### flow/run.sh
#!/bin/bash
# the make line also repeats each setting of config.mk as NAME=value (left out here)
make -C /OpenROAD-flow-scripts/flow DESIGN_CONFIG=/design/flow/config.mk WORK_HOME=/design/flow/orfs CLKGATE_MAP_FILE= finish
### flow/config.mk
export PLATFORM = sky130hd
export DESIGN_NAME = md5_crack
export DESIGN_NICKNAME = md5_crack
export VERILOG_FILES = /design/flow/design.v
export SDC_FILE = /design/flow/constraint.sdc
export NUM_CORES = 4
export LEC_CHECK = 0
export CAP_MARGIN = 20
export CORE_MARGIN = 2
export CORE_UTILIZATION = 72
export CTS_CLUSTER_DIAMETER = 400
export CTS_CLUSTER_SIZE = 98
export PLACE_DENSITY = 0.4
export SLEW_MARGIN = 20
### flow/constraint.sdc
create_clock -name core_clock -period 7.82 [get_ports {clk}]
set_input_delay 1.5640 -clock core_clock [delete_from_list [all_inputs] [get_ports {clk}]]
set_output_delay 1.5640 -clock core_clock [all_outputs]
set_load 0.01 [all_outputs]
### flow/design.v
`timescale 1ns / 1ps
module mmd5(
  input clk,
  input reset,
  input [63:0]guess,
  input [6:0]itr,
  input [4:0] r,
  input [31:0] k,
  output cracked,
  output [127:0] digest
);
wire [0:127] passwd_hash = 128'hE8CD0953ABDFDE433DFEC7FAA70DF7F6;
reg [0:127] md5_guess;
assign cracked = (md5_guess==passwd_hash);
assign digest = md5_guess;
reg [31:0]a; 
reg [31:0]b; 
reg [31:0]c; 
reg [31:0]d; 
reg [6:0] nextitr;
reg [31:0]f;
reg [31:0]g;
wire [31:0]w[1:0];
assign w[0]={
  guess[39:32],
  guess[47:40],
  guess[55:48],
  guess[63:56]
};
assign w[1]={
  guess[7:0],
  guess[15:8],
  guess[23:16],
  guess[31:24]
};
function [31:0]leftrotate;
  input [31:0]x;
  input [4:0] c;
  begin
    leftrotate=((x) << (c)) | ((x) >> (32 - (c)));
  end
endfunction
integer j;
always @(posedge clk ) begin
  if(~reset)begin
  md5_guess<=0;
  nextitr <= 1;
  a<=32'h67452301;
  b<=32'hefcdab89;
  c<=32'h98badcfe;
  d<=32'h10325476;
  end
  else if(itr==nextitr)begin
    if(itr<=67)nextitr<=itr+1;
    else nextitr<=0;
    if(itr==0)begin
      a<=32'h67452301;
      b<=32'hefcdab89;
      c<=32'h98badcfe;
      d<=32'h10325476;
    end
    else if(itr>0 && itr<65)begin
      if(itr<=16)begin
        f = (b & c) | ((~b) & d);
        g = itr-1;
      end
      else if(itr<=32)begin
        f = (d & b) | ((~d) & c);
        g = (5*(itr-1)+1 ) & 32'd15;
      end
      else if(itr<=48)begin
        f = b ^ c ^ d;
        g = (3*(itr-1) +5) & 32'd15;
      end
      else if(itr<=64)begin
        f = c ^ (b | (~d));
        g = (7*(itr-1)) & 32'd15;
      end
      d <= c;
      c <= b;
      b <= b + leftrotate((a + f + k + ((g<=1)? w[g]:((g==2)? 128 : ((g==14)? 32'd64:0)))), r); 
      a <= d;
    end 
    if( itr == 65 )begin
      a<= 32'h67452301 + a;
      b<= 32'hefcdab89 + b;
      c<= 32'h98badcfe + c;
      d<= 32'h10325476 + d;
    end 
    if( itr == 66 )begin
      for( j = 0 ; j < 4 ; j = j+1 )begin
        md5_guess[8*(j+0)+:8]<=a[8*j+:8];
        md5_guess[8*(j+4)+:8]<=b[8*j+:8];
        md5_guess[8*(j+8)+:8]<=c[8*j+:8];
        md5_guess[8*(j+12)+:8]<=d[8*j+:8];
      end
    end 
  end
end
endmodule
module md5_crack(
  input          clk,
  input          reset_n,
  input          in_valid,
  output         in_ready,
  input  [63:0]  guess,
  output         out_valid,
  output [127:0] digest,
  output         cracked
);
reg  [6:0]  itr;
reg         busy;
reg  [63:0] guess_q;
wire [5:0]  ridx = (itr>0 && itr<65)? itr-1:63;
function [31:0] kconst;
  input [5:0] i;
  begin
    case (i)
      6'd0: kconst = 32'hd76aa478;
      6'd1: kconst = 32'he8c7b756;
      6'd2: kconst = 32'h242070db;
      6'd3: kconst = 32'hc1bdceee;
      6'd4: kconst = 32'hf57c0faf;
      6'd5: kconst = 32'h4787c62a;
      6'd6: kconst = 32'ha8304613;
      6'd7: kconst = 32'hfd469501;
      6'd8: kconst = 32'h698098d8;
      6'd9: kconst = 32'h8b44f7af;
      6'd10: kconst = 32'hffff5bb1;
      6'd11: kconst = 32'h895cd7be;
      6'd12: kconst = 32'h6b901122;
      6'd13: kconst = 32'hfd987193;
      6'd14: kconst = 32'ha679438e;
      6'd15: kconst = 32'h49b40821;
      6'd16: kconst = 32'hf61e2562;
      6'd17: kconst = 32'hc040b340;
      6'd18: kconst = 32'h265e5a51;
      6'd19: kconst = 32'he9b6c7aa;
      6'd20: kconst = 32'hd62f105d;
      6'd21: kconst = 32'h02441453;
      6'd22: kconst = 32'hd8a1e681;
      6'd23: kconst = 32'he7d3fbc8;
      6'd24: kconst = 32'h21e1cde6;
      6'd25: kconst = 32'hc33707d6;
      6'd26: kconst = 32'hf4d50d87;
      6'd27: kconst = 32'h455a14ed;
      6'd28: kconst = 32'ha9e3e905;
      6'd29: kconst = 32'hfcefa3f8;
      6'd30: kconst = 32'h676f02d9;
      6'd31: kconst = 32'h8d2a4c8a;
      6'd32: kconst = 32'hfffa3942;
      6'd33: kconst = 32'h8771f681;
      6'd34: kconst = 32'h6d9d6122;
      6'd35: kconst = 32'hfde5380c;
      6'd36: kconst = 32'ha4beea44;
      6'd37: kconst = 32'h4bdecfa9;
      6'd38: kconst = 32'hf6bb4b60;
      6'd39: kconst = 32'hbebfbc70;
      6'd40: kconst = 32'h289b7ec6;
      6'd41: kconst = 32'heaa127fa;
      6'd42: kconst = 32'hd4ef3085;
      6'd43: kconst = 32'h04881d05;
      6'd44: kconst = 32'hd9d4d039;
      6'd45: kconst = 32'he6db99e5;
      6'd46: kconst = 32'h1fa27cf8;
      6'd47: kconst = 32'hc4ac5665;
      6'd48: kconst = 32'hf4292244;
      6'd49: kconst = 32'h432aff97;
      6'd50: kconst = 32'hab9423a7;
      6'd51: kconst = 32'hfc93a039;
      6'd52: kconst = 32'h655b59c3;
      6'd53: kconst = 32'h8f0ccc92;
      6'd54: kconst = 32'hffeff47d;
      6'd55: kconst = 32'h85845dd1;
      6'd56: kconst = 32'h6fa87e4f;
      6'd57: kconst = 32'hfe2ce6e0;
      6'd58: kconst = 32'ha3014314;
      6'd59: kconst = 32'h4e0811a1;
      6'd60: kconst = 32'hf7537e82;
      6'd61: kconst = 32'hbd3af235;
      6'd62: kconst = 32'h2ad7d2bb;
      6'd63: kconst = 32'heb86d391;
      default: kconst = 32'h0;
    endcase
  end
endfunction
function [4:0] rconst;
  input [5:0] i;
  begin
    case (i)
      6'd0: rconst = 5'd7;
      6'd1: rconst = 5'd12;
      6'd2: rconst = 5'd17;
      6'd3: rconst = 5'd22;
      6'd4: rconst = 5'd7;
      6'd5: rconst = 5'd12;
      6'd6: rconst = 5'd17;
      6'd7: rconst = 5'd22;
      6'd8: rconst = 5'd7;
      6'd9: rconst = 5'd12;
      6'd10: rconst = 5'd17;
      6'd11: rconst = 5'd22;
      6'd12: rconst = 5'd7;
      6'd13: rconst = 5'd12;
      6'd14: rconst = 5'd17;
      6'd15: rconst = 5'd22;
      6'd16: rconst = 5'd5;
      6'd17: rconst = 5'd9;
      6'd18: rconst = 5'd14;
      6'd19: rconst = 5'd20;
      6'd20: rconst = 5'd5;
      6'd21: rconst = 5'd9;
      6'd22: rconst = 5'd14;
      6'd23: rconst = 5'd20;
      6'd24: rconst = 5'd5;
      6'd25: rconst = 5'd9;
      6'd26: rconst = 5'd14;
      6'd27: rconst = 5'd20;
      6'd28: rconst = 5'd5;
      6'd29: rconst = 5'd9;
      6'd30: rconst = 5'd14;
      6'd31: rconst = 5'd20;
      6'd32: rconst = 5'd4;
      6'd33: rconst = 5'd11;
      6'd34: rconst = 5'd16;
      6'd35: rconst = 5'd23;
      6'd36: rconst = 5'd4;
      6'd37: rconst = 5'd11;
      6'd38: rconst = 5'd16;
      6'd39: rconst = 5'd23;
      6'd40: rconst = 5'd4;
      6'd41: rconst = 5'd11;
      6'd42: rconst = 5'd16;
      6'd43: rconst = 5'd23;
      6'd44: rconst = 5'd4;
      6'd45: rconst = 5'd11;
      6'd46: rconst = 5'd16;
      6'd47: rconst = 5'd23;
      6'd48: rconst = 5'd6;
      6'd49: rconst = 5'd10;
      6'd50: rconst = 5'd15;
      6'd51: rconst = 5'd21;
      6'd52: rconst = 5'd6;
      6'd53: rconst = 5'd10;
      6'd54: rconst = 5'd15;
      6'd55: rconst = 5'd21;
      6'd56: rconst = 5'd6;
      6'd57: rconst = 5'd10;
      6'd58: rconst = 5'd15;
      6'd59: rconst = 5'd21;
      6'd60: rconst = 5'd6;
      6'd61: rconst = 5'd10;
      6'd62: rconst = 5'd15;
      6'd63: rconst = 5'd21;
      default: rconst = 5'd0;
    endcase
  end
endfunction
wire [4:0]  rchoose = rconst(ridx);
wire [31:0] kchoose = kconst(ridx);
assign in_ready  = ~busy | (itr==68);
assign out_valid = busy & (itr==67);
always @(posedge clk) begin
  if (~reset_n) begin
    busy <= 0;
    itr  <= 68;
  end
  else if (in_valid && in_ready) begin
    busy    <= 1;
    itr     <= 0;
    guess_q <= guess;
  end
  else if (busy) begin
    if (itr==68) busy <= 0;
    else itr <= itr+1;
  end
end
mmd5 cracker(
  .clk(clk),
  .reset(reset_n),
  .guess(guess_q),
  .itr(itr),
  .r(rchoose),
  .k(kchoose),
  .cracked(cracked),
  .digest(digest)
);
endmodule
==> run_results.csv, run 1 <==
group,metric,value,unit
synthesis,yosys-top-cells-count,"603 x nand2_1, 414 x a21oi_1, 360 x nor2_1",
clock_network,htreeDepth,1,
synthesis,syn_nets,4591,
floorplan,rows,78,
place,portBuffers,197,
synthesis,synth.distinct_cells,89,
synthesis,edf_count,128,
clock_network,holdBufCountCts,0,
clock_network,cts_sinks,399,
synthesis,syn_avg_cell_area,7.561,µm²
synthesis,synth.most_common_cell,"nand2_1",
outcome,haltStage,"global routing",
synthesis,yosys_register_bits,399,
synthesis,largest_area_cell,"dfxtp_1",
floorplan,ios,198,
floorplan,die_w,217.5,µm
synthesis,ys_sh_adder,8.508,%
synthesis,yosys-stat-area,32820,µm²
floorplan,floorplan.die_area,47310,µm²
synthesis,yosys.area_share.xor_xnor,4.414,%
synthesis,ys_seq_share,28.24,%
clock_network,cts-buffers-inserted,8,
floorplan,initCoreUtil,72.64,%
synthesis,synth.area.mux_share,4.551,%
floorplan,fp.dieH,217.5,µm
global_route,track_usage,87.28,%
floorplan,core-area,45190,µm²
place,gp_routability_congestion,1.243,
synthesis,synthCells,4341,
synthesis,synthTopCellsByArea,"dfxtp_1 17%, edfxtp_1 12%, nand2_1 6.9%",
outcome,status,"stopped before the end",
synthesis,top_logic_kind,"AND-OR/OR-AND gates",
clock_network,clock_path_buffers,3,
clock_network,cts_root_buffer,"clkbuf_16",
synthesis,ys_cells,4341,
synthesis,async_reset_ff_share,0,%
synthesis,yosys.area_share.simple,18.17,%
synthesis,synth_top_area_share,16.53,%
synthesis,flop_cell,"dfxtp_1",
outcome,toolErrorMsg,"[ERROR GRT-0232] Routing congestion too high. Check the congestion heatmap in the GUI.",
global_route,gr-total-overflow,352,
synthesis,yosysWarnings,2,
place,hpwlAfterDp,109700,µm
synthesis,mappedNetlistArea,32820,µm²
synthesis,aoi_share,29.05,%
[routing by layer]
metal	global-route usage [%]	overflow
met1	87.58	19
met2	97.60	152
met3	78.61	27
met4	84.02	152
met5	62.08	2
[stage by stage]
step	instance area (µm²)	std cells	util [%]	hold WS, ps	worst slack [ps]
2_1_floorplan	33220	4341	-	445.1	-1390
3_3_place_gp	40840	5562	90.38	450.7	-1300
3_5_place_dp	40840	5562	90.38	458.9	-1745
4_1_cts	41910	5604	92.76	485.7	-1330
[timing repair]
item,CTS
pin swaps,91
gates resized,107
buffers inserted,30
setup endpoints to repair,31
cloned,1
==> run 2: changes to the inputs <==
- ABC_AREA: not set -> 1
- CAP_MARGIN: 20 -> 15
- CELL_PAD_IN_SITES_DETAIL_PLACEMENT: not set -> 2
- CELL_PAD_IN_SITES_GLOBAL_PLACEMENT: not set -> 3
- CORE_ASPECT_RATIO: not set -> 1.31
- CORE_UTILIZATION: 72 -> 31
- CTS_CLUSTER_DIAMETER: 400 -> not set
- CTS_CLUSTER_SIZE: 98 -> 100
- GPL_ROUTABILITY_DRIVEN: not set -> 0
- MAX_ROUTING_LAYER: not set -> met4
- PLACE_DENSITY: 0.4 -> not set
- PLACE_DENSITY_LB_ADDON: not set -> 0.1
- SETUP_SLACK_MARGIN: not set -> 2.05
- SLEW_MARGIN: 20 -> 15
- TNS_END_PERCENT: not set -> 55
- clock period: 7.82 -> 10.0 ns (I/O delays scaled with it)
==> run 2 against run 1 <==
The run now finishes clean. Synthesized area decreased by 2.6%. Synthesized cell count increased by 8.1%. Die area increased by 120%.
==> run_results.csv, run 2 <==
group,metric,value,unit
outcome,status,"timing/DRC/antenna clean",
synthesis,synthCells,4691,
power,p_seq_share,13.7,%
job,warnings,73,
layout,stdcell_count,6379,
setup_path,critPathCaptureType,"register",
power,powerDensity,315.4,nW/µm²
timing,setup_viol_count_final,0,
synthesis,flop_cell,"dfxtp_1",
clock_network,clk_latency,660,ps
setup_path,critPathMaxFanout,7,
timing,fin_crit_sh,91.81,%
power,pwr.group.clock,1.93,mW
global_route,grt_pass1_wl,252600,µm
clock_network,htreeDepth,2,
place,placed_cell_area,36660,µm²
synthesis,syn_avg_cell_area,6.813,µm²
setup_path,crit_required,10470,ps
detailed_routing,dr.first_iter.drc_count,2079,
synthesis,yosys-top-cells-count,"934 x nand2_1, 592 x inv_1, 506 x a21oi_1",
global_route,grt_pass1_vias,38340,
synthesis,ys_seq_share,29.00,%
setup_path,path_class,"reg2reg",
synthesis,yosys.area_share.xor_xnor,2.791,%
timing,rsz0062_at_grt,"true",
setup_path,r2r-start,"itr[0]$_SDFFE_PP0P_",
setup_path,endpoint,"cracker.b[20]$_SDFFE_PN0P_",
timing,tightest_slew,1099,ps
power,powerComb,8.95,mW
timing,slew_headroom,25.95,%
synthesis,synthTopCellsByArea,"dfxtp_1 17%, edfxtp_1 12%, nand2_1 11%",
clock_network,cts_sinks,399,
setup_path,crit_buf_inv,15,
synthesis,yosys_register_bits,399,
setup_path,crit_arrival,9660,ps
detailed_routing,wl_per_cell,26.92,µm
synthesis,top_logic_kind,"AND-OR/OR-AND gates",
timing,final.min_clock_period,9181,ps
job,max-cap-violations,0,
clock_network,cts-buffers-inserted,48,
synthesis,syn_nets,4941,
timing,skew,39.50,ps
setup_path,reg2reg_depth,65,
detailed_routing,routed_wl,171700,µm
floorplan,die_w,284.5,µm
hold_path,whs_endpoint,"cracker.md5_guess[99]$_SDFFE_PN0P_",
synthesis,synth_top_area_share,16.97,%
synthesis,yosys.area_share.simple,22.75,%
place,pre_cts_ws,202.9,ps
synthesis,yosysWarnings,2,
power,power_leader,"combinational cells",
global_route,antenna_found_initial,6,
power,combPwrFrac,71.0,%
setup_path,cpPeakStageDelay,530,ps
hold_path,hp-class,"reg2reg",
clock_network,cts_tree,"built",
place,portBuffers,197,
layout,area_growth,25.03,%
power,p_int,6.249,mW
layout,final_nets,5228,
synthesis,synth.distinct_cells,75,
floorplan,initCoreUtil,31.30,%
detailed_routing,routed-via-count,35940,
synthesis,edf_count,128,
setup_path,r2r_end,"cracker.b[20]$_SDFFE_PN0P_",
synthesis,largest_area_cell,"dfxtp_1",
place,hpwlAfterDp,131300,µm
setup_path,critical_path_depth,65,
floorplan,rows,134,
synthesis,synth.area.mux_share,0.3836,%
timing,slew_violations,0,
floorplan,core-area,102100,µm²
hold_path,whs_path_depth,2,
detailed_routing,viasPerCell,5.633,
floorplan,ios,198,
power,swShare,50.41,%
synthesis,synth.most_common_cell,"nand2_1",
power,p_seq,1.73,mW
setup_path,crit_top_cell,"nand2_2",
floorplan,fp.dieH,371.5,µm
clock_network,clock_path_buffers,3,
setup_path,cp_slowest_cell,"fa_1",
layout,stdcell_area,39960,µm²
timing,hold_violations,0,
detailed_routing,detail-route-antenna-nets,0,
floorplan,floorplan.die_area,105700,µm²
detailed_routing,drc,0,
power,p_sw,6.353,mW
setup_path,critical_path.top_delay_family,"simple AND/OR/NAND/NOR gates",
clock_network,clkTransAtPathRegs,70,ps
clock_network,holdBufCountCts,0,
global_route,grt_max_degree,183,
synthesis,ys_sh_adder,8.738,%
timing,finalSetupTns,0,ps
synthesis,ys_cells,4691,
detailed_routing,first_pass_iters,5,
synthesis,yosys-stat-area,31960,µm²
power,peakVddDrop,0.1544,mV
setup_path,reg2reg_slack,820,ps
setup_path,worstSetupStartpointType,"register",
timing,setup_slack,818.9,ps
setup_path,startpoint,"itr[0]$_SDFFE_PP0P_",
hold_path,hp-start,"cracker.md5_guess[99]$_SDFFE_PN0P_",
synthesis,async_reset_ff_share,0,%
power,leakage,16.59,nW
timing,hold_ws,466.1,ps
synthesis,mappedNetlistArea,31960,µm²
synthesis,aoi_share,25.31,%
global_route,gr-total-overflow,0,
global_route,track_usage,32.68,%
power,clkPwrFrac,15.3,%
clock_network,cts_root_buffer,"clkbuf_16",
timing,timing.fmax,0.1089,GHz
place,dp.cells,6211,
## run 2: final cells by class
| class | instances | area [µm²] |
|---|---|---|
| antenna | 3 | 7.507 |
| clock buffer | 66 | 1393 |
| clock inverter | 22 | 309.0 |
| fill | 12030 | 62140 |
| inverter | 629 | 2446 |
| multi-input combinational | 3391 | 20340 |
| sequential | 399 | 9279 |
| tap | 1360 | 1702 |
| timing repair buffer | 507 | 4452 |
| timing repair inverter | 2 | 32.53 |
## run 2: through the flow
step	utilization (%)	power, mW
3_5_place_dp	35.91	9.518
4_1_cts	38.65	12.07
5_1_grt	39.14	13.47
3_3_place_gp	35.91	9.376
2_1_floorplan	-	6.236
6_report	39.14	12.60
## run 2: repair_timing
| item | 4_1_cts | 5_1_grt |
|---|---|---|
| resized | 190 | 74 |
| pin swaps | 82 | 67 |
| setup buffers | 49 | 25 |
| gates cloned | 2 | 0 |
| endpoints found under the setup margin | 31 | 31 |
## run 2: per-layer routing
metal | up-vias | part of all wire [%] | GRT usage [%] | wire length, µm
li1 | 16480 | - | - | -
met1 | 18200 | 40 | 36.79 | 68600
met2 | 897 | 51 | 58.22 | 87270
met3 | 362 | 3.7 | 3.245 | 6324
met4 | 0 | 5.6 | 15.19 | 9531
met5 | - | 0 | - | 0
==> run 3: changes to the inputs <==
- ABC_AREA: 1 -> not set
- CAP_MARGIN: 15 -> 30
- CELL_PAD_IN_SITES_DETAIL_PLACEMENT: 2 -> not set
- CELL_PAD_IN_SITES_GLOBAL_PLACEMENT: 3 -> not set
- CORE_ASPECT_RATIO: 1.31 -> 1.27
- CORE_MARGIN: 2 -> 3
- CORE_UTILIZATION: 31 -> 50
- CTS_CLUSTER_SIZE: 100 -> 27
- GPL_ROUTABILITY_DRIVEN: 0 -> not set
- GPL_TIMING_DRIVEN: not set -> 0
- MIN_ROUTING_LAYER: not set -> met2
- PLACE_DENSITY_LB_ADDON: 0.1 -> 0.15
- SETUP_SLACK_MARGIN: 2.05 -> 1.17
- SLEW_MARGIN: 15 -> 5
- TNS_END_PERCENT: 55 -> not set
- clock period: 10.0 -> 16.7 ns (I/O delays scaled with it)
==> run 3 against run 2 <==
The run now fails in global routing. Synthesized cell count decreased by 7.5%. Die area shrank 35%. Synthesized area increased by 2.7%.
==> run_results.csv, run 3 <==
group,metric,value,unit
clock_network,cts-resized-gates,0,
place,pre_cts_ws,1442,ps
global_route,track_usage,93.38,%
place,gp_routability_congestion,1.519,
synthesis,largest_area_cell,"dfxtp_1",
synthesis,mappedNetlistArea,32820,µm²
place,placed_cell_area,36120,µm²
synthesis,synthTopCellsByArea,"dfxtp_1 17%, edfxtp_1 12%, nand2_1 6.9%",
synthesis,syn_nets,4591,
clock_network,cts-buffers-inserted,43,
place,portBuffers,197,
clock_network,cts_sinks,399,
outcome,toolErrorMsg,"[ERROR GRT-0116] Global routing finished with congestion. Check the congestion regions in the DRC Viewer.",
outcome,haltStage,"global routing",
floorplan,ios,198,
clock_network,holdBufCountCts,0,
synthesis,flop_cell,"dfxtp_1",
floorplan,floorplan.die_area,68780,µm²
synthesis,ys_seq_share,28.24,%
synthesis,async_reset_ff_share,0,%
synthesis,syn_avg_cell_area,7.561,µm²
floorplan,rows,105,
clock_network,clock_path_buffers,3,
synthesis,synth.area.mux_share,4.551,%
synthesis,yosysWarnings,2,
synthesis,synth.most_common_cell,"nand2_1",
synthesis,yosys-top-cells-count,"603 x nand2_1, 414 x a21oi_1, 360 x nor2_1",
place,dp.cells,5417,
synthesis,ys_sh_adder,8.508,%
global_route,gr-total-overflow,1226,
synthesis,yosys_register_bits,399,
clock_network,post-cts-setup-buffer-count,0,
clock_network,htreeDepth,2,
synthesis,ys_cells,4341,
synthesis,synthCells,4341,
floorplan,die_w,233.4,µm
synthesis,synth.distinct_cells,89,
floorplan,initCoreUtil,50.68,%
outcome,status,"stopped before the end",
synthesis,yosys.area_share.xor_xnor,4.414,%
synthesis,synth_top_area_share,16.53,%
synthesis,aoi_share,29.05,%
synthesis,edf_count,128,
floorplan,fp.dieH,294.7,µm
synthesis,top_logic_kind,"AND-OR/OR-AND gates",
place,hpwlAfterDp,136700,µm
synthesis,yosys.area_share.simple,18.17,%
synthesis,yosys-stat-area,32820,µm²
clock_network,cts_root_buffer,"clkbuf_16",
floorplan,core-area,64770,µm²
-- run 3: routing by layer --
metal | GRT usage (%) | overflow
met5 | - | -
met4 | 83.39 | 223
met3 | 99.32 | 737
met2 | 93.74 | 266
met1 | - | -
==> run 4: changes to the inputs <==
- CAP_MARGIN: 30 -> 20
- CORE_ASPECT_RATIO: 1.27 -> not set
- CORE_MARGIN: 3 -> 2
- CORE_UTILIZATION: 50 -> 71
- CTS_CLUSTER_DIAMETER: not set -> 242
- CTS_CLUSTER_SIZE: 27 -> 47
- GPL_TIMING_DRIVEN: 0 -> not set
- MIN_ROUTING_LAYER: met2 -> not set
- PLACE_DENSITY_LB_ADDON: 0.15 -> not set
- SETUP_SLACK_MARGIN: 1.17 -> not set
- SLEW_MARGIN: 5 -> 20
- clock period: 16.7 -> 7.83 ns (I/O delays scaled with it)
==> run 4 against run 3 <==
The flow again stops in global routing. Synthesized cell count is the same. Die area shrank 30%. Synthesized area unchanged.
==> run_results.csv, run 4 <==
group,metric,value,unit
outcome,status,"stopped before the end",
outcome,haltStage,"global routing",
outcome,toolErrorMsg,"[ERROR GRT-0232] Routing congestion too high. Check the congestion heatmap in the GUI.",
synthesis,yosys.area_share.simple,18.17,%
synthesis,yosys_register_bits,399,
clock_network,htreeDepth,1,
synthesis,yosysWarnings,2,
synthesis,edf_count,128,
floorplan,rows,78,
synthesis,top_logic_kind,"AND-OR/OR-AND gates",
floorplan,core-area,45480,µm²
synthesis,ys_sh_adder,8.508,%
synthesis,synth.most_common_cell,"nand2_1",
place,portBuffers,197,
synthesis,largest_area_cell,"dfxtp_1",
floorplan,ios,198,
synthesis,ys_seq_share,28.24,%
synthesis,syn_avg_cell_area,7.561,µm²
floorplan,initCoreUtil,72.17,%
synthesis,flop_cell,"dfxtp_1",
synthesis,aoi_share,29.05,%
synthesis,synthCells,4341,
floorplan,floorplan.die_area,47970,µm²
place,hpwlAfterDp,111800,µm
floorplan,fp.dieH,219.0,µm
synthesis,async_reset_ff_share,0,%
synthesis,yosys-stat-area,32820,µm²
clock_network,cts_sinks,399,
synthesis,synth_top_area_share,16.53,%
synthesis,ys_cells,4341,
synthesis,synth.area.mux_share,4.551,%
clock_network,clock_path_buffers,3,
synthesis,yosys-top-cells-count,"603 x nand2_1, 414 x a21oi_1, 360 x nor2_1",
global_route,gr-total-overflow,430,
clock_network,holdBufCountCts,0,
clock_network,cts_root_buffer,"clkbuf_16",
global_route,track_usage,88.38,%
synthesis,yosys.area_share.xor_xnor,4.414,%
place,gp_routability_congestion,1.252,
synthesis,mappedNetlistArea,32820,µm²
synthesis,synth.distinct_cells,89,
synthesis,syn_nets,4591,
synthesis,synthTopCellsByArea,"dfxtp_1 17%, edfxtp_1 12%, nand2_1 6.9%",
place,placed_cell_area,40780,µm²
floorplan,die_w,219.0,µm
clock_network,cts-buffers-inserted,12,
==> run 4: per-stage QoR <==
stage	cells	hold slack, ps	setup TNS (ps)	setup WS, ps	util, %
after global placement	5557	448.1	-22160	-1248	89.66
after CTS	5603	476.1	-28630	-1368	92.00
after detailed placement	5557	457.8	-36810	-1784	89.66
after floorplan	4341	445.1	-23650	-1380	-
==> run 4: repair_timing <==
item	4_1_cts
endpoints found under the setup margin	31
pin swaps	82
cloned	1
setup buffers	27
gates resized	99
==> run 4: metal layers <==
metal  overflow  global-route usage (%)
met3         44                   78.45
met1         16                   87.10
met4        154                   86.64
met5          -                       -
met2        216                   98.28
==> run 5: changes to the inputs <==
- ABC_AREA: not set -> 1
- CAP_MARGIN: 20 -> 30
- CELL_PAD_IN_SITES_DETAIL_PLACEMENT: not set -> 2
- CORE_ASPECT_RATIO: not set -> 1.76
- CORE_UTILIZATION: 71 -> 32
- CTS_CLUSTER_DIAMETER: 242 -> 41
- CTS_CLUSTER_SIZE: 47 -> 58
- GPL_ROUTABILITY_DRIVEN: not set -> 1
- GPL_TIMING_DRIVEN: not set -> 0
- HOLD_SLACK_MARGIN: not set -> 0.17
- PLACE_DENSITY: not set -> 0.56
- SETUP_SLACK_MARGIN: not set -> -0.76
- SLEW_MARGIN: 20 -> 10
- TNS_END_PERCENT: not set -> 20
- clock period: 7.83 -> 9.79 ns (I/O delays scaled with it)
==> run 5 against run 4 <==
Synthesized area down 2.6%. Synthesized cell count rose by 8.1%. Die area up 110%. The flow again stops in global routing.
==> run_results.csv, run 5 <==
group,metric,value,unit
outcome,status,"stopped before the end",
outcome,haltStage,"global routing",
outcome,toolErrorMsg,"[ERROR GRT-0116] Global routing finished with congestion. Check the congestion regions in the DRC Viewer.",
synthesis,edf_count,128,
synthesis,async_reset_ff_share,0,%
synthesis,aoi_share,25.31,%
synthesis,synth.distinct_cells,75,
synthesis,ys_sh_adder,8.738,%
floorplan,core-area,98970,µm²
floorplan,floorplan.die_area,102500,µm²
synthesis,yosys-top-cells-count,"934 x nand2_1, 592 x inv_1, 506 x a21oi_1",
synthesis,yosys.area_share.simple,22.75,%
global_route,gr-total-overflow,21,
floorplan,initCoreUtil,32.29,%
synthesis,syn_avg_cell_area,6.813,µm²
synthesis,synthCells,4691,
global_route,track_usage,55.69,%
clock_network,cts_sinks,399,
synthesis,synth.area.mux_share,0.3836,%
clock_network,htreeDepth,3,
synthesis,largest_area_cell,"dfxtp_1",
clock_network,cts_root_buffer,"clkbuf_16",
place,portBuffers,197,
floorplan,rows,153,
clock_network,holdBufCountCts,0,
place,gp_routability_congestion,1.087,
synthesis,yosysWarnings,2,
synthesis,synth.most_common_cell,"nand2_1",
floorplan,ios,198,
synthesis,synth_top_area_share,16.97,%
place,placed_cell_area,36330,µm²
synthesis,mappedNetlistArea,31960,µm²
synthesis,ys_cells,4691,
synthesis,syn_nets,4941,
synthesis,yosys-stat-area,31960,µm²
floorplan,fp.dieH,423.3,µm
synthesis,synthTopCellsByArea,"dfxtp_1 17%, edfxtp_1 12%, nand2_1 11%",
synthesis,top_logic_kind,"AND-OR/OR-AND gates",
synthesis,flop_cell,"dfxtp_1",
clock_network,clock_path_buffers,3,
synthesis,yosys_register_bits,399,
place,hpwlAfterDp,196000,µm
synthesis,yosys.area_share.xor_xnor,2.791,%
clock_network,cts-buffers-inserted,66,
floorplan,die_w,242.2,µm
synthesis,ys_seq_share,29.00,%
==> run 5: metal layers <==
layer	overflow	GRT usage, %
met1	0	46.73
met2	5	86.62
met3	1	22.30
met4	15	66.82
met5	-	-
==> run 5: metrics by stage <==
step                      cells  hold WS [ps]  TNS (ps)  setup slack [ps]
after global placement     6205         450.2   -380630             -5723
after detailed placement   6264         459.1   -113400             -4899
after floorplan            4691         453.6         0             504.5
after CTS                  6427         467.2     -9133            -759.7
==> run 5: repair_timing <==
action                     CTS
pin swaps                   36
setup endpoints to repair   32
cloned                       2
resized                    279
buffers inserted            49
==> run 6: changes to the inputs <==
- ABC_AREA: 1 -> not set
- CAP_MARGIN: 30 -> 20
- CELL_PAD_IN_SITES_DETAIL_PLACEMENT: 2 -> not set
- CORE_ASPECT_RATIO: 1.76 -> not set
- CORE_UTILIZATION: 32 -> 65
- CTS_CLUSTER_DIAMETER: 41 -> not set
- CTS_CLUSTER_SIZE: 58 -> not set
- GPL_ROUTABILITY_DRIVEN: 1 -> not set
- GPL_TIMING_DRIVEN: 0 -> not set
- HOLD_SLACK_MARGIN: 0.17 -> not set
- PLACE_DENSITY: 0.56 -> not set
- SETUP_SLACK_MARGIN: -0.76 -> not set
- SLEW_MARGIN: 10 -> 20
- TNS_END_PERCENT: 20 -> not set
- clock period: 9.79 -> 9.29 ns (I/O delays scaled with it)
==> run 6 against run 5 <==
Now fails the layout checks on setup timing. Synthesized cell count fell by 7.5%. Die area shrank 49%. Synthesized area rose by 2.7%.
==> run_results.csv, run 6 <==
group,metric,value,unit
synthesis,yosys.area_share.simple,18.17,%
job,warnings,76,
power,peakVddDrop,0.3815,mV
floorplan,fp.dieH,228.7,µm
hold_path,whs_path_depth,2,
global_route,track_usage,52.70,%
layout,n_fill_cell,3248,
detailed_routing,routed-via-count,38440,
setup_path,critical_path_depth,41,
global_route,use_met1,66.40,%
global_route,grt_pass1_wl,208000,µm
power,p_int,8.640,mW
power,powerDensity,404.9,nW/µm²
timing,slew_violations,0,
synthesis,synth.area.mux_share,4.551,%
synthesis,top_logic_kind,"AND-OR/OR-AND gates",
detailed_routing,first_pass_iters,12,
timing,finalSetupTns,-2194,ps
synthesis,ys_sh_adder,8.508,%
synthesis,synthCells,4341,
synthesis,syn_avg_cell_area,7.561,µm²
clock_network,cts-buffers-inserted,43,
synthesis,synth.most_common_cell,"nand2_1",
global_route,gr-total-overflow,0,
timing,skew,21.03,ps
clock_network,clock_path_buffers,3,
synthesis,yosys-stat-area,32820,µm²
layout,final_nets,4926,
layout,area_growth,23.53,%
layout,stdcell_area,40550,µm²
power,power,16.42,mW
floorplan,core-area,49970,µm²
power,powerComb,12.8,mW
place,gp_routability_congestion,1.166,
place,portBuffers,197,
clock_network,cts_tree,"built",
place,hpwlAfterDp,100600,µm
setup_path,startpoint,"itr[3]$_SDFFE_PP0P_",
outcome,status,"finished with violations",
power,swShare,47.38,%
synthesis,yosys-top-cells-count,"603 x nand2_1, 414 x a21oi_1, 360 x nor2_1",
place,pre_cts_ws,-333.3,ps
global_route,grt-busiest-layer,"met2",
detailed_routing,detail-route-antenna-nets,0,
power,pwr.group.clock,1.77,mW
synthesis,yosys.area_share.xor_xnor,4.414,%
synthesis,flop_cell,"dfxtp_1",
setup_path,r2r_end,"cracker.b[20]$_SDFFE_PN0P_",
layout,combGateArea,22370,µm²
synthesis,synthTopCellsByArea,"dfxtp_1 17%, edfxtp_1 12%, nand2_1 6.9%",
synthesis,yosys_register_bits,399,
floorplan,rows,82,
clock_network,clk_latency,610,ps
place,dp.cells,5264,
synthesis,async_reset_ff_share,0,%
synthesis,ys_seq_share,28.24,%
layout,register_area,9271,µm²
timing,setup_slack,-442.2,ps
synthesis,yosysWarnings,2,
hold_path,hp-start,"cracker.nextitr[5]$_SDFFE_PN0P_",
power,p_seq_share,11.4,%
synthesis,synth.distinct_cells,89,
place,placed_cell_area,38030,µm²
job,max-cap-violations,0,
synthesis,largest_area_cell,"dfxtp_1",
global_route,grtUsageMet3,21.02,%
power,p_sw,7.778,mW
timing,timing.fmax,0.1028,GHz
floorplan,floorplan.die_area,52310,µm²
clock_network,holdBufCountCts,0,
clock_network,clkTransAtPathRegs,60,ps
power,clkPwrFrac,10.8,%
layout,stdcell_count,5385,
timing,setup_viol_count_final,11,
synthesis,edf_count,128,
global_route,antenna_found_initial,2,
setup_path,path_class,"reg2reg",
setup_path,crit_top_cell,"buf_4",
power,combPwrFrac,77.8,%
setup_path,critPathMaxFanout,52,
setup_path,worstSetupStartpointType,"register",
synthesis,synth_top_area_share,16.53,%
setup_path,critical_path.top_delay_family,"AND-OR/OR-AND gates",
timing,hold_ws,465.8,ps
detailed_routing,dr.first_iter.drc_count,7660,
synthesis,aoi_share,29.05,%
power,p_seq,1.87,mW
power,leakage,15.78,nW
timing,rsz0062_at_grt,"true",
synthesis,syn_nets,4591,
floorplan,die_w,228.7,µm
detailed_routing,wl_per_cell,26.53,µm
outcome,so_faults,"setup timing",
setup_path,endpoint,"cracker.b[20]$_SDFFE_PN0P_",
setup_path,reg2reg_depth,41,
timing,hold_violations,0,
hold_path,hp-class,"reg2reg",
setup_path,crit_required,9810,ps
floorplan,initCoreUtil,65.69,%
setup_path,r2r-start,"itr[3]$_SDFFE_PP0P_",
global_route,grt_pass1_vias,34970,
setup_path,reg2reg_slack,-440,ps
hold_path,whs_endpoint,"cracker.nextitr[5]$_SDFFE_PN0P_",
timing,final.min_clock_period,9732,ps
layout,final_util,81.15,%
timing,slew_headroom,19.00,%
setup_path,cpPeakStageDelay,710,ps
global_route,grtUsageMet2,70.62,%
floorplan,ios,198,
power,power_leader,"combinational cells",
setup_path,critPathCaptureType,"register",
clock_network,cts_root_buffer,"clkbuf_16",
synthesis,mappedNetlistArea,32820,µm²
detailed_routing,viasPerCell,7.137,
detailed_routing,routed_wl,142900,µm
global_route,grt_max_degree,109,
setup_path,crit_arrival,10250,ps
setup_path,crit_buf_inv,9,
timing,tightest_slew,1209,ps
clock_network,cts_sinks,399,
setup_path,cp_slowest_cell,"o21ai_0",
synthesis,ys_cells,4341,
detailed_routing,drc,0,
timing,fin_crit_sh,104.8,%
clock_network,htreeDepth,2,
run 6: area by class of cell:
| class | count | share of cell area, % |
|---|---|---|
| multi-input cells | 3331 | 55.17 |
| flip-flops and latches | 399 | 22.86 |
| repair buffers | 668 | 14.19 |
| clock buffers | 61 | 3.070 |
| inverters | 233 | 2.169 |
| well taps | 672 | 2.074 |
| clock inverters | 16 | 0.4351 |
| diodes | 5 | 0.03086 |
run 6: per-layer routing:
| metal | routed length (µm) | vias to the layer above | part of all wire [%] |
|---|---|---|---|
| met2 | 55630 | 3560 | 39 |
| met1 | 51050 | 17610 | 36 |
| met3 | 24620 | 915 | 17 |
| li1 | - | 16350 | - |
| met5 | 0 | - | 0 |
| met4 | 11560 | 0 | 8.1 |
run 6: repair_timing:
item | 4_1_cts | 5_1_grt
resized | 26 | 131
buffers inserted | 14 | 26
pin swaps | 31 | 61
cloned | 0 | 1
setup endpoints to repair | 14 | 25
==> run 7: changes to the inputs <==
- ABC_AREA: not set -> 1
- CORE_ASPECT_RATIO: not set -> 0.91
- CORE_UTILIZATION: 65 -> 40
- CTS_CLUSTER_SIZE: not set -> 79
- SLEW_MARGIN: 20 -> 15
- clock period: 9.29 -> 10.0 ns (I/O delays scaled with it)
==> run 7 against run 6 <==
Now clean on timing, DRC and antenna. Wire length is 0.33% higher. Hold slack worse by 4.0 ps. First-iteration DRC count shrank 38%. Critical path depth rose by 20. Fmax is 3.6% higher. Combinational power shrank 43%. Clock power up 5%.
==> run_results.csv, run 7 <==
group,metric,value,unit
outcome,status,"timing/DRC/antenna clean",
timing,slew_violations,0,
global_route,grt-busiest-layer,"met2",
synthesis,synth.distinct_cells,75,
setup_path,reg2reg_depth,61,
detailed_routing,wl_per_cell,23.87,µm
power,peakVddDrop,0.1803,mV
clock_network,cts_tree,"built",
synthesis,yosys-stat-area,31960,µm²
setup_path,critical_path.top_delay_family,"simple AND/OR/NAND/NOR gates",
hold_path,whs_path_depth,2,
power,pwr.group.clock,1.86,mW
floorplan,floorplan.die_area,82190,µm²
clock_network,htreeDepth,2,
floorplan,die_w,300.3,µm
timing,final.min_clock_period,9391,ps
timing,slew_headroom,20.17,%
timing,setup_viol_count_final,0,
detailed_routing,viasPerCell,5.842,
power,power,10.85,mW
floorplan,initCoreUtil,40.54,%
synthesis,ys_seq_share,29.00,%
layout,stdcell_count,6005,
global_route,grtUsageMet3,5.333,%
synthesis,largest_area_cell,"dfxtp_1",
synthesis,synthTopCellsByArea,"dfxtp_1 17%, edfxtp_1 12%, nand2_1 11%",
synthesis,syn_avg_cell_area,6.813,µm²
power,powerComb,7.26,mW
layout,combGateArea,19460,µm²
setup_path,crit_required,10560,ps
clock_network,cts-buffers-inserted,47,
timing,fin_crit_sh,93.91,%
synthesis,synthCells,4691,
setup_path,critical_path_depth,61,
hold_path,hp-class,"reg2reg",
detailed_routing,detail-route-antenna-nets,0,
timing,timing.fmax,0.1065,GHz
power,p_seq_share,15.9,%
synthesis,synth_top_area_share,16.97,%
global_route,track_usage,35.23,%
global_route,antenna_found_initial,6,
global_route,gr-total-overflow,0,
synthesis,mappedNetlistArea,31960,µm²
synthesis,ys_cells,4691,
floorplan,ios,198,
hold_path,hp-start,"cracker.md5_guess[21]$_SDFFE_PN0P_",
setup_path,endpoint,"cracker.b[24]$_SDFFE_PN1P_",
setup_path,crit_buf_inv,13,
layout,final_nets,5165,
power,leakage,16.12,nW
power,clkPwrFrac,17.1,%
detailed_routing,routed_wl,143300,µm
synthesis,syn_nets,4941,
timing,tightest_slew,1197,ps
synthesis,yosys.area_share.xor_xnor,2.791,%
setup_path,crit_arrival,9950,ps
global_route,grt_pass1_vias,32450,
setup_path,path_class,"reg2reg",
layout,area_growth,18.87,%
clock_network,cts_sinks,399,
synthesis,yosys-top-cells-count,"934 x nand2_1, 592 x inv_1, 506 x a21oi_1",
place,portBuffers,197,
place,placed_cell_area,35990,µm²
setup_path,startpoint,"itr[0]$_SDFFE_PP0P_",
synthesis,edf_count,128,
synthesis,yosysWarnings,2,
synthesis,top_logic_kind,"AND-OR/OR-AND gates",
timing,setup_slack,609.0,ps
power,combPwrFrac,66.9,%
synthesis,synth.most_common_cell,"nand2_1",
setup_path,crit_top_cell,"nand2_1",
setup_path,critPathMaxFanout,13,
setup_path,cp_slowest_cell,"fa_1",
clock_network,clkTransAtPathRegs,60,ps
clock_network,holdBufCountCts,0,
power,p_seq,1.73,mW
power,power_leader,"combinational cells",
setup_path,reg2reg_slack,610,ps
floorplan,core-area,78840,µm²
setup_path,r2r_end,"cracker.b[24]$_SDFFE_PN1P_",
layout,n_fill_cell,8149,
power,swShare,49.93,%
setup_path,cpPeakStageDelay,530,ps
timing,hold_ws,461.8,ps
global_route,use_met1,47.67,%
place,hpwlAfterDp,109300,µm
floorplan,rows,98,
detailed_routing,first_pass_iters,7,
place,gp_routability_congestion,1.064,
detailed_routing,drc,0,
synthesis,ys_sh_adder,8.738,%
power,p_sw,5.418,mW
power,p_int,5.433,mW
timing,hold_violations,0,
detailed_routing,routed-via-count,35080,
timing,skew,23.67,ps
setup_path,critPathCaptureType,"register",
clock_network,clock_path_buffers,3,
setup_path,worstSetupStartpointType,"register",
synthesis,yosys.area_share.simple,22.75,%
place,dp.cells,5905,
global_route,grt_max_degree,257,
place,pre_cts_ws,145.2,ps
hold_path,whs_endpoint,"cracker.md5_guess[21]$_SDFFE_PN0P_",
synthesis,synth.area.mux_share,0.3836,%
layout,stdcell_area,37990,µm²
layout,register_area,9271,µm²
clock_network,cts_root_buffer,"clkbuf_16",
synthesis,yosys_register_bits,399,
job,warnings,71,
power,powerDensity,285.6,nW/µm²
global_route,grtUsageMet2,52.76,%
job,max-cap-violations,0,
setup_path,r2r-start,"itr[0]$_SDFFE_PP0P_",
synthesis,flop_cell,"dfxtp_1",
clock_network,clk_latency,620,ps
floorplan,fp.dieH,273.7,µm
synthesis,aoi_share,25.31,%
timing,rsz0062_at_grt,"true",
synthesis,async_reset_ff_share,0,%
global_route,grt_pass1_wl,212700,µm
detailed_routing,dr.first_iter.drc_count,4715,
[run 7: cell type report]
class,instances,area share (%)
multi-input combinational,3391,51.21
sequential,399,24.40
timing repair buffer,447,10.33
inverter,629,6.247
clock buffer,61,3.616
tap,1050,3.458
clock inverter,24,0.7146
antenna,4,0.02635
[run 7: per-stage QoR]
stage	utilization (%)	setup TNS [ps]
floorplan	-	0
global placement	45.64	0
detailed placement	45.64	0
CTS	47.73	0
global route	48.19	-273.5
finish	48.19	0
[run 7: repair_timing]
action	CTS	global route
setup endpoints to repair	0	24
gates resized	0	77
setup buffers	0	10
[run 7: layer usage]
| layer | part of all wire [%] | vias up |
|---|---|---|
| met1 | 43 | 16610 |
| met5 | 0 | - |
| met4 | 4.5 | 0 |
| met3 | 9.2 | 259 |
| met2 | 43 | 1816 |
| li1 | - | 16400 |
==> run 8: changes to the inputs <==
- CAP_MARGIN: 20 -> 15
- CELL_PAD_IN_SITES_GLOBAL_PLACEMENT: not set -> 3
- CORE_ASPECT_RATIO: 0.91 -> 1.31
- CORE_UTILIZATION: 40 -> 31
- CTS_CLUSTER_SIZE: 79 -> 18
- GPL_ROUTABILITY_DRIVEN: not set -> 0
- MAX_ROUTING_LAYER: met4 -> met5
- PLACE_DENSITY_LB_ADDON: not set -> 0.1
- SETUP_SLACK_MARGIN: not set -> 2.05
- TNS_END_PERCENT: not set -> 55
==> run 8 against run 7 <==
Still clean on timing, DRC and antenna. Clock skew is 27 ps higher. Synthesized area unchanged. Critical path depth is 3 lower. Synthesized cell count unchanged. Via count is 2.0% lower. Fmax rose by 5.9%. Global-route usage fell by 6.3 points. Wire length rose by 9.5%. First-iteration DRC count shrank 39%. Sequential cell count is the same. Cell area is 4.9% higher. Cell count is 5.9% higher. Largest power group unchanged.
==> run_results.csv, run 8 <==
group,metric,value,unit
floorplan,die_w,284.5,µm
power,p_int,6.129,mW
power,swShare,49.55,%
place,placed_cell_area,36660,µm²
synthesis,ys_sh_adder,8.738,%
setup_path,crit_required,10500,ps
power,combPwrFrac,70.2,%
timing,slew_violations,0,
detailed_routing,dr.first_iter.drc_count,2872,
detailed_routing,first_pass_iters,6,
synthesis,yosys.area_share.simple,22.75,%
clock_network,cts-buffers-inserted,47,
clock_network,cts_root_buffer,"clkbuf_16",
layout,final_nets,5207,
setup_path,worstSetupStartpointType,"register",
timing,final.min_clock_period,8864,ps
setup_path,r2r_end,"cracker.b[25]$_SDFFE_PN1P_",
timing,rsz0062_at_grt,"true",
floorplan,floorplan.die_area,105700,µm²
hold_path,whs_path_depth,2,
synthesis,aoi_share,25.31,%
clock_network,clk_latency,640,ps
clock_network,holdBufCountCts,0,
clock_network,cts_sinks,399,
synthesis,top_logic_kind,"AND-OR/OR-AND gates",
synthesis,flop_cell,"dfxtp_1",
setup_path,critical_path.top_delay_family,"AND-OR/OR-AND gates",
synthesis,ys_seq_share,29.00,%
setup_path,reg2reg_slack,1140,ps
setup_path,r2r-start,"itr[0]$_SDFFE_PP0P_",
synthesis,yosys_register_bits,399,
setup_path,reg2reg_depth,58,
synthesis,synth.distinct_cells,75,
global_route,grt_pass1_wl,228300,µm
setup_path,critical_path_depth,58,
global_route,grt_pass1_vias,33670,
synthesis,syn_nets,4941,
setup_path,startpoint,"itr[0]$_SDFFE_PP0P_",
clock_network,clock_path_buffers,3,
detailed_routing,routed_wl,157000,µm
timing,setup_slack,1136,ps
setup_path,cp_slowest_cell,"fa_1",
power,p_sw,6.020,mW
setup_path,crit_top_cell,"o21ai_2",
setup_path,critPathMaxFanout,5,
power,p_seq_share,14.2,%
power,powerDensity,304.8,nW/µm²
floorplan,initCoreUtil,31.30,%
detailed_routing,viasPerCell,5.408,
timing,fin_crit_sh,88.64,%
global_route,track_usage,28.96,%
place,portBuffers,197,
place,pre_cts_ws,291.0,ps
power,peakVddDrop,0.1657,mV
power,p_seq,1.73,mW
hold_path,hp-start,"cracker.md5_guess[84]$_SDFFE_PN0P_",
synthesis,yosys-top-cells-count,"934 x nand2_1, 592 x inv_1, 506 x a21oi_1",
timing,hold_violations,0,
clock_network,htreeDepth,2,
floorplan,ios,198,
power,clkPwrFrac,15.6,%
hold_path,whs_endpoint,"cracker.md5_guess[84]$_SDFFE_PN0P_",
synthesis,synth_top_area_share,16.97,%
synthesis,yosysWarnings,2,
synthesis,synth.most_common_cell,"nand2_1",
synthesis,synthCells,4691,
global_route,gr-total-overflow,0,
timing,skew,50.31,ps
floorplan,fp.dieH,371.5,µm
timing,finalSetupTns,0,ps
job,warnings,75,
synthesis,yosys-stat-area,31960,µm²
synthesis,largest_area_cell,"dfxtp_1",
detailed_routing,drc,0,
setup_path,critPathCaptureType,"register",
synthesis,yosys.area_share.xor_xnor,2.791,%
synthesis,async_reset_ff_share,0,%
place,hpwlAfterDp,120900,µm
synthesis,syn_avg_cell_area,6.813,µm²
timing,timing.fmax,0.1128,GHz
floorplan,rows,134,
synthesis,synthTopCellsByArea,"dfxtp_1 17%, edfxtp_1 12%, nand2_1 11%",
setup_path,endpoint,"cracker.b[25]$_SDFFE_PN1P_",
hold_path,hp-class,"reg2reg",
synthesis,synth.area.mux_share,0.3836,%
global_route,antenna_found_initial,5,
synthesis,mappedNetlistArea,31960,µm²
power,power_leader,"combinational cells",
detailed_routing,detail-route-antenna-nets,0,
floorplan,core-area,102100,µm²
setup_path,cpPeakStageDelay,550,ps
timing,setup_viol_count_final,0,
power,powerComb,8.52,mW
clock_network,clkTransAtPathRegs,70,ps
timing,tightest_slew,1221,ps
global_route,grt_max_degree,183,
outcome,status,"timing/DRC/antenna clean",
power,leakage,16.49,nW
synthesis,edf_count,128,
layout,stdcell_area,39860,µm²
layout,area_growth,24.72,%
synthesis,ys_cells,4691,
detailed_routing,routed-via-count,34380,
clock_network,cts_tree,"built",
job,max-cap-violations,0,
power,pwr.group.clock,1.90,mW
timing,slew_headroom,18.32,%
setup_path,path_class,"reg2reg",
setup_path,crit_arrival,9370,ps
layout,n_fill_cell,11020,
setup_path,crit_buf_inv,8,
detailed_routing,wl_per_cell,24.69,µm
[run 8: timing repair]
action	CTS	global route
gates resized	195	68
setup endpoints to repair	31	31
buffers inserted	46	9
cloned	2	0
pin swaps	69	42
[run 8: cell type report]
cell class                      count  area, µm²  share of cell area, %
Clock buffer                       66       1391                  3.490
Clock inverter                     20      271.5                 0.6811
Sequential cell                   399       9279                  23.28
Timing Repair Buffer              487       4284                  10.75
Multi-Input combinational cell   3391      20440                  51.28
Tap cell                         1360       1702                  4.269
Timing Repair inverter              2      46.29                 0.1161
Antenna cell                        4      10.01                0.02511
Inverter                          629       2439                  6.118
[run 8: per-stage QoR]
step                      hold slack, ps  cells  util [%]  power (mW)
after global routing               475.9   6354     39.03       13.02
after floorplan                    453.6   4691         -       6.236
final                              463.4   6358     39.04       12.15
after CTS                          467.9   6345     38.64       11.84
after global placement             452.8   6211     35.91       9.376
after detailed placement           458.0   6211     35.91       9.317
[run 8: routing by layer]
| layer | vias to the layer above | wire (µm) | track usage [%] |
|---|---|---|---|
| met5 | - | 37 | 0 |
| met4 | 6 | 8086 | 13.18 |
| met3 | 284 | 6705 | 2.853 |
| met2 | 1017 | 77920 | 52.15 |
| met1 | 16600 | 64230 | 34.71 |
| li1 | 16480 | - | - |
==> run 9: changes to the inputs <==
- ABC_AREA: 1 -> not set
- CAP_MARGIN: 15 -> 30
- CELL_PAD_IN_SITES_GLOBAL_PLACEMENT: 3 -> not set
- CORE_ASPECT_RATIO: 1.31 -> 1.27
- CORE_MARGIN: 2 -> 3
- CORE_UTILIZATION: 31 -> 50
- CTS_CLUSTER_SIZE: 18 -> 56
- GPL_ROUTABILITY_DRIVEN: 0 -> not set
- GPL_TIMING_DRIVEN: not set -> 0
- HOLD_SLACK_MARGIN: not set -> 0.15
- MAX_ROUTING_LAYER: met5 -> met4
- MIN_ROUTING_LAYER: not set -> met2
- PLACE_DENSITY_LB_ADDON: 0.1 -> 0.15
- SETUP_SLACK_MARGIN: 2.05 -> 1.17
- SLEW_MARGIN: 15 -> 5
- TNS_END_PERCENT: 55 -> not set
==> run 9 against run 8 <==
The flow now stops in global routing. Die area shrank 35%. Synthesized cell count shrank 7.5%. Synthesized area grew 2.7%.
==> run_results.csv, run 9 <==
group,metric,value,unit
outcome,status,"stopped before the end",
outcome,haltStage,"global routing",
outcome,toolErrorMsg,"[ERROR GRT-0116] Global routing finished with congestion. Check the congestion regions in the DRC Viewer.",
floorplan,initCoreUtil,50.68,%
floorplan,fp.dieH,294.7,µm
floorplan,core-area,64770,µm²
clock_network,holdBufCountCts,0,
synthesis,aoi_share,29.05,%
synthesis,ys_cells,4341,
synthesis,edf_count,128,
synthesis,syn_nets,4591,
synthesis,synth.most_common_cell,"nand2_1",
floorplan,rows,105,
floorplan,die_w,233.4,µm
clock_network,cts_root_buffer,"clkbuf_16",
floorplan,floorplan.die_area,68780,µm²
synthesis,synthTopCellsByArea,"dfxtp_1 17%, edfxtp_1 12%, nand2_1 6.9%",
synthesis,ys_sh_adder,8.508,%
clock_network,cts-buffers-inserted,41,
synthesis,largest_area_cell,"dfxtp_1",
clock_network,clock_path_buffers,3,
synthesis,syn_avg_cell_area,7.561,µm²
synthesis,flop_cell,"dfxtp_1",
synthesis,mappedNetlistArea,32820,µm²
synthesis,synth.area.mux_share,4.551,%
place,gp_routability_congestion,1.511,
synthesis,async_reset_ff_share,0,%
synthesis,synthCells,4341,
clock_network,htreeDepth,2,
global_route,gr-total-overflow,1183,
synthesis,yosys.area_share.xor_xnor,4.414,%
synthesis,top_logic_kind,"AND-OR/OR-AND gates",
place,hpwlAfterDp,136500,µm
synthesis,yosysWarnings,2,
synthesis,synth_top_area_share,16.53,%
floorplan,ios,198,
global_route,track_usage,93.42,%
synthesis,synth.distinct_cells,89,
place,portBuffers,197,
synthesis,yosys.area_share.simple,18.17,%
synthesis,yosys-top-cells-count,"603 x nand2_1, 414 x a21oi_1, 360 x nor2_1",
clock_network,cts_sinks,399,
synthesis,ys_seq_share,28.24,%
synthesis,yosys-stat-area,32820,µm²
synthesis,yosys_register_bits,399,
==> run 9: metrics by stage <==
stage / TNS (ps) / cells / cell area [µm²] / setup WS (ps)
2_1_floorplan: 0 / 4341 / 33210 / 788.6
3_5_place_dp: -71260 / 5416 / 36470 / -3084
4_1_cts: -140.0 / 5579 / 39800 / -79.47
3_3_place_gp: -248220 / 5394 / 36250 / -3537
==> run 9: what timing repair did <==
action | CTS
resized | 283
pin swaps | 138
setup buffers | 86
setup endpoints to repair | 32
gates cloned | 1
==> run 9: routing by layer <==
metal  global-route usage, %  overflow
met1                       -         -
met2                   94.10       266
met3                   99.21       754
met4                   83.03       163
met5                       -         -
==> run 10: changes to the inputs <==
- CAP_MARGIN: 30 -> 20
- CORE_ASPECT_RATIO: 1.27 -> 0.79
- CORE_MARGIN: 3 -> 2
- CORE_UTILIZATION: 50 -> 32
- CTS_CLUSTER_DIAMETER: not set -> 41
- CTS_CLUSTER_SIZE: 56 -> 58
- GPL_ROUTABILITY_DRIVEN: not set -> 0
- HOLD_SLACK_MARGIN: 0.15 -> 0.22
- MIN_ROUTING_LAYER: met2 -> not set
- PLACE_DENSITY_LB_ADDON: 0.15 -> 0.07
- SETUP_SLACK_MARGIN: 1.17 -> -0.76
- SLEW_MARGIN: 5 -> 20
- TNS_END_PERCENT: not set -> 20
- clock period: 10.0 -> 11.1 ns (I/O delays scaled with it)
==> run 10 against run 9 <==
Synthesized cell count unchanged. Die area rose by 53%. Synthesized area did not move. Now fails the layout checks on setup timing.
==> run_results.csv, run 10 <==
group,metric,value,unit
timing,hold_ws,462.4,ps
power,combPwrFrac,68.2,%
synthesis,mappedNetlistArea,32820,µm²
power,p_seq,1.56,mW
layout,area_growth,21.98,%
synthesis,async_reset_ff_share,0,%
detailed_routing,wl_per_cell,30.58,µm
power,power,12.37,mW
synthesis,edf_count,128,
setup_path,critical_path_depth,48,
floorplan,die_w,364.3,µm
floorplan,floorplan.die_area,105200,µm²
hold_path,whs_endpoint,"cracker.md5_guess[106]$_SDFFE_PN0P_",
synthesis,synth.distinct_cells,89,
clock_network,holdBufCountCts,0,
job,warnings,67,
timing,finalSetupTns,-1615,ps
power,p_int,6.063,mW
hold_path,hp-class,"reg2reg",
setup_path,reg2reg_slack,-330,ps
timing,skew,34.76,ps
clock_network,htreeDepth,3,
global_route,gr-total-overflow,0,
synthesis,ys_sh_adder,8.508,%
timing,final.min_clock_period,11430,ps
synthesis,syn_avg_cell_area,7.561,µm²
global_route,grt_pass1_wl,259500,µm
synthesis,yosys.area_share.simple,18.17,%
floorplan,core-area,101800,µm²
power,pwr.group.clock,2.38,mW
power,powerDensity,308.9,nW/µm²
power,peakVddDrop,0.1885,mV
timing,fin_crit_sh,103.0,%
floorplan,rows,104,
synthesis,largest_area_cell,"dfxtp_1",
timing,slew_headroom,8.550,%
detailed_routing,routed_wl,186200,µm
timing,tightest_slew,1372,ps
place,hpwlAfterDp,142300,µm
setup_path,critPathMaxFanout,14,
clock_network,clock_path_buffers,3,
clock_network,clkTransAtPathRegs,60,ps
floorplan,ios,198,
detailed_routing,drc,0,
synthesis,synthCells,4341,
synthesis,yosys-stat-area,32820,µm²
timing,hold_violations,0,
setup_path,cpPeakStageDelay,590,ps
synthesis,syn_nets,4591,
setup_path,crit_required,11590,ps
power,swShare,50.98,%
setup_path,critical_path.top_delay_family,"AND-OR/OR-AND gates",
synthesis,yosys_register_bits,399,
clock_network,cts_sinks,399,
setup_path,startpoint,"itr[0]$_SDFFE_PP0P_",
outcome,status,"finished with violations",
timing,slew_violations,0,
clock_network,cts-buffers-inserted,77,
hold_path,whs_path_depth,2,
outcome,so_faults,"setup timing",
setup_path,r2r-start,"itr[0]$_SDFFE_PP0P_",
setup_path,worstSetupStartpointType,"register",
power,p_seq_share,12.6,%
place,portBuffers,197,
clock_network,cts_tree,"built",
job,max-cap-violations,0,
detailed_routing,first_pass_iters,11,
detailed_routing,viasPerCell,6.258,
setup_path,crit_buf_inv,9,
synthesis,ys_cells,4341,
synthesis,ys_seq_share,28.24,%
floorplan,fp.dieH,288.7,µm
setup_path,crit_top_cell,"ha_1",
power,p_sw,6.306,mW
setup_path,critPathCaptureType,"register",
setup_path,endpoint,"cracker.b[31]$_SDFFE_PN1P_",
power,powerComb,8.43,mW
layout,final_nets,4886,
layout,n_fill_cell,10830,
synthesis,yosys-top-cells-count,"603 x nand2_1, 414 x a21oi_1, 360 x nor2_1",
synthesis,synth.most_common_cell,"nand2_1",
global_route,grt_max_degree,50,
power,clkPwrFrac,19.2,%
synthesis,synth.area.mux_share,4.551,%
setup_path,crit_arrival,11920,ps
detailed_routing,dr.first_iter.drc_count,6674,
floorplan,initCoreUtil,32.26,%
setup_path,reg2reg_depth,48,
detailed_routing,routed-via-count,38120,
synthesis,flop_cell,"dfxtp_1",
place,pre_cts_ws,-4044,ps
synthesis,yosysWarnings,2,
timing,timing.fmax,0.08750,GHz
detailed_routing,detail-route-antenna-nets,0,
clock_network,cts_root_buffer,"clkbuf_16",
synthesis,synthTopCellsByArea,"dfxtp_1 17%, edfxtp_1 12%, nand2_1 6.9%",
synthesis,top_logic_kind,"AND-OR/OR-AND gates",
global_route,antenna_found_initial,16,
hold_path,hp-start,"cracker.md5_guess[106]$_SDFFE_PN0P_",
synthesis,synth_top_area_share,16.53,%
setup_path,r2r_end,"cracker.b[31]$_SDFFE_PN1P_",
layout,combGateArea,21780,µm²
timing,setup_viol_count_final,8,
global_route,grt_pass1_vias,34560,
clock_network,clk_latency,640,ps
setup_path,cp_slowest_cell,"fa_1",
power,power_leader,"combinational cells",
power,leakage,14.60,nW
synthesis,aoi_share,29.05,%
layout,register_area,9274,µm²
synthesis,yosys.area_share.xor_xnor,4.414,%
setup_path,path_class,"reg2reg",
global_route,track_usage,35.34,%
timing,setup_slack,-328.4,ps
[run 10: layout make-up]
type	count	area share [%]
Inverter	233	2.219
Tap cell	1378	4.306
Antenna cell	17	0.1062
Sequential cell	399	23.16
Timing Repair Buffer	237	5.803
Clock inverter	48	1.250
Buffer	356	3.569
Multi-Input combinational cell	3331	54.40
Clock buffer	91	5.175
Timing Repair inverter	1	0.01250
[run 10: metrics by stage]
stage | utilization, % | cells | cell area [µm²]
2_1_floorplan | - | 4341 | 32820
3_3_place_gp | 35.89 | 5916 | 36520
3_5_place_dp | 36.05 | 5929 | 36690
4_1_cts | 38.95 | 6070 | 39630
5_1_grt | 39.33 | 6086 | 40030
6_report | 39.35 | 6091 | 40040
[run 10: layer usage]
layer  wire length (µm)  up-vias  global-route usage, %  share of wire, %
met2              67510     2948                  44.12                36
li1                   -    16340                      -                 -
met1              80560    18170                  48.89                43
met5                  0        -                      -                 0
met4               9143        0                  13.08               4.9
met3              29030      656                  15.35                16
[run 10: repair_timing]
action	CTS	global route
setup buffers	6	21
gates resized	81	83
endpoints found under the setup margin	32	21
hold endpoints to repair	0	0
pin swaps	5	12
cloned	0	1
==> run 11: changes to the inputs <==
- CORE_ASPECT_RATIO: 0.79 -> not set
- CORE_UTILIZATION: 32 -> 40
- CTS_CLUSTER_DIAMETER: 41 -> not set
- CTS_CLUSTER_SIZE: 58 -> not set
- GPL_ROUTABILITY_DRIVEN: 0 -> not set
- GPL_TIMING_DRIVEN: 0 -> not set
- HOLD_SLACK_MARGIN: 0.22 -> not set
- MAX_ROUTING_LAYER: met4 -> not set
- PLACE_DENSITY_LB_ADDON: 0.07 -> not set
- SETUP_SLACK_MARGIN: -0.76 -> not set
- TNS_END_PERCENT: 20 -> not set
- clock period: 11.1 -> 10.0 ns (I/O delays scaled with it)
==> run 11 against run 10 <==
The run now finishes clean. Sequential cell count is the same. Non-clock buffer count grew 38. Clock skew grew 15 ps. Synthesized cell count is the same. Worst setup slack gained 700 ps. Wire length shrank 20%. Sequential share of layout area shrank 0.13 points.
==> run_results.csv, run 11 <==
group,metric,value,unit
synthesis,synth.distinct_cells,89,
setup_path,r2r_end,"cracker.b[17]$_SDFFE_PN0P_",
synthesis,edf_count,128,
clock_network,cts_tree,"built",
synthesis,synth.most_common_cell,"nand2_1",
clock_network,cts_sinks,399,
layout,combGateArea,21790,µm²
layout,register_area,9269,µm²
clock_network,clock_path_buffers,3,
synthesis,yosys_register_bits,399,
setup_path,endpoint,"cracker.b[17]$_SDFFE_PN0P_",
detailed_routing,antennaDiodeCount,0,
power,peakVddDrop,0.2441,mV
hold_path,hp-class,"reg2reg",
layout,final_nets,4892,
detailed_routing,drc,0,
synthesis,async_reset_ff_share,0,%
power,swShare,46.76,%
layout,n_fill_cell,8038,
timing,setup_viol_count_final,0,
hold_path,hp-start,"cracker.md5_guess[79]$_SDFFE_PN0P_",
detailed_routing,detail-route-antenna-nets,0,
global_route,grt_pass1_wl,218400,µm
power,p_sw,6.740,mW
setup_path,cp_slowest_cell,"fa_1",
floorplan,initCoreUtil,40.17,%
floorplan,rows,105,
layout,stdcell_area,40250,µm²
hold_path,whs_path_depth,2,
place,hpwlAfterDp,110600,µm
place,dp.cells,5655,
floorplan,floorplan.die_area,84370,µm²
setup_path,critPathCaptureType,"register",
detailed_routing,dr.first_iter.drc_count,4387,
synthesis,synth.area.mux_share,4.551,%
synthesis,synth_top_area_share,16.53,%
detailed_routing,viasPerCell,6.232,
power,pwr.group.clock,1.84,mW
power,p_seq_share,12.0,%
setup_path,crit_arrival,10110,ps
detailed_routing,wl_per_cell,25.80,µm
power,power_leader,"combinational cells",
setup_path,crit_required,10480,ps
power,leakage,15.49,nW
timing,setup_slack,371.7,ps
outcome,status,"timing/DRC/antenna clean",
timing,slew_headroom,16.80,%
timing,fin_crit_sh,96.28,%
synthesis,flop_cell,"dfxtp_1",
clock_network,cts-buffers-inserted,46,
setup_path,critical_path_depth,41,
setup_path,reg2reg_depth,41,
synthesis,syn_avg_cell_area,7.561,µm²
synthesis,top_logic_kind,"AND-OR/OR-AND gates",
synthesis,ys_sh_adder,8.508,%
power,p_int,7.675,mW
synthesis,yosys.area_share.simple,18.17,%
synthesis,synthCells,4341,
detailed_routing,routed_wl,148300,µm
timing,final.min_clock_period,9628,ps
synthesis,yosys-top-cells-count,"603 x nand2_1, 414 x a21oi_1, 360 x nor2_1",
floorplan,fp.dieH,290.5,µm
timing,tightest_slew,1217,ps
setup_path,path_class,"reg2reg",
detailed_routing,first_pass_iters,9,
clock_network,cts_root_buffer,"clkbuf_16",
setup_path,critical_path.top_delay_family,"AND-OR/OR-AND gates",
setup_path,startpoint,"itr[5]$_SDFFE_PP0P_",
clock_network,htreeDepth,2,
floorplan,core-area,81720,µm²
setup_path,critPathMaxFanout,9,
floorplan,die_w,290.5,µm
setup_path,r2r-start,"itr[5]$_SDFFE_PP0P_",
setup_path,cpPeakStageDelay,530,ps
power,p_seq,1.74,mW
global_route,grt_pass1_vias,32780,
timing,hold_violations,0,
clock_network,holdBufCountCts,0,
synthesis,largest_area_cell,"dfxtp_1",
timing,slew_violations,0,
place,pre_cts_ws,-4.792,ps
timing,skew,49.35,ps
global_route,track_usage,33.86,%
layout,final_util,49.25,%
timing,hold_ws,460.9,ps
synthesis,ys_cells,4341,
synthesis,syn_nets,4591,
synthesis,yosys-stat-area,32820,µm²
synthesis,synthTopCellsByArea,"dfxtp_1 17%, edfxtp_1 12%, nand2_1 6.9%",
place,placed_cell_area,38220,µm²
layout,stdcell_count,5748,
job,max-cap-violations,0,
floorplan,ios,198,
synthesis,aoi_share,29.05,%
synthesis,ys_seq_share,28.24,%
power,powerComb,10.8,mW
synthesis,mappedNetlistArea,32820,µm²
synthesis,yosysWarnings,2,
power,powerDensity,358.1,nW/µm²
power,combPwrFrac,75.2,%
clock_network,clk_latency,650,ps
setup_path,crit_top_cell,"buf_4",
global_route,gr-total-overflow,0,
timing,timing.fmax,0.1039,GHz
detailed_routing,routed-via-count,35820,
job,warnings,70,
hold_path,whs_endpoint,"cracker.md5_guess[79]$_SDFFE_PN0P_",
clock_network,clkTransAtPathRegs,60,ps
timing,finalSetupTns,0,ps
power,clkPwrFrac,12.8,%
place,portBuffers,197,
setup_path,reg2reg_slack,370,ps
global_route,antenna_found_initial,4,
power,power,14.42,mW
global_route,grt_max_degree,105,
setup_path,worstSetupStartpointType,"register",
layout,area_growth,22.62,%
synthesis,yosys.area_share.xor_xnor,4.414,%
place,gp_routability_congestion,0.9985,
setup_path,crit_buf_inv,7,
run 11: final cells by class:
cell class,instances,share of cell area (%)
Inverter,233,2.195
Sequential cell,399,23.03
Multi-Input combinational cell,3331,54.15
Clock inverter,20,0.7492
Timing Repair Buffer,631,13.30
Tap cell,1070,3.326
Clock buffer,64,3.258
run 11: routing by layer:
metal / GRT usage (%) / wire, µm / vias to the layer above / share of wire (%)
met1: 48.69 / 64120 / 17210 / 43
met5: 0 / 69 / - / 0.047
met4: 13.65 / 6845 / 10 / 4.6
met3: 7.823 / 16770 / 325 / 11
li1: - / - / 16290 / -
met2: 48.53 / 60510 / 1992 / 41
run 11: timing repair:
action / in CTS / in global routing
setup buffers: 0 / 9
pin swaps: 0 / 26
setup endpoints to repair: 1 / 22
resized: 1 / 80
Power figures rest on the tool's default switching activity, not on a simulated workload.
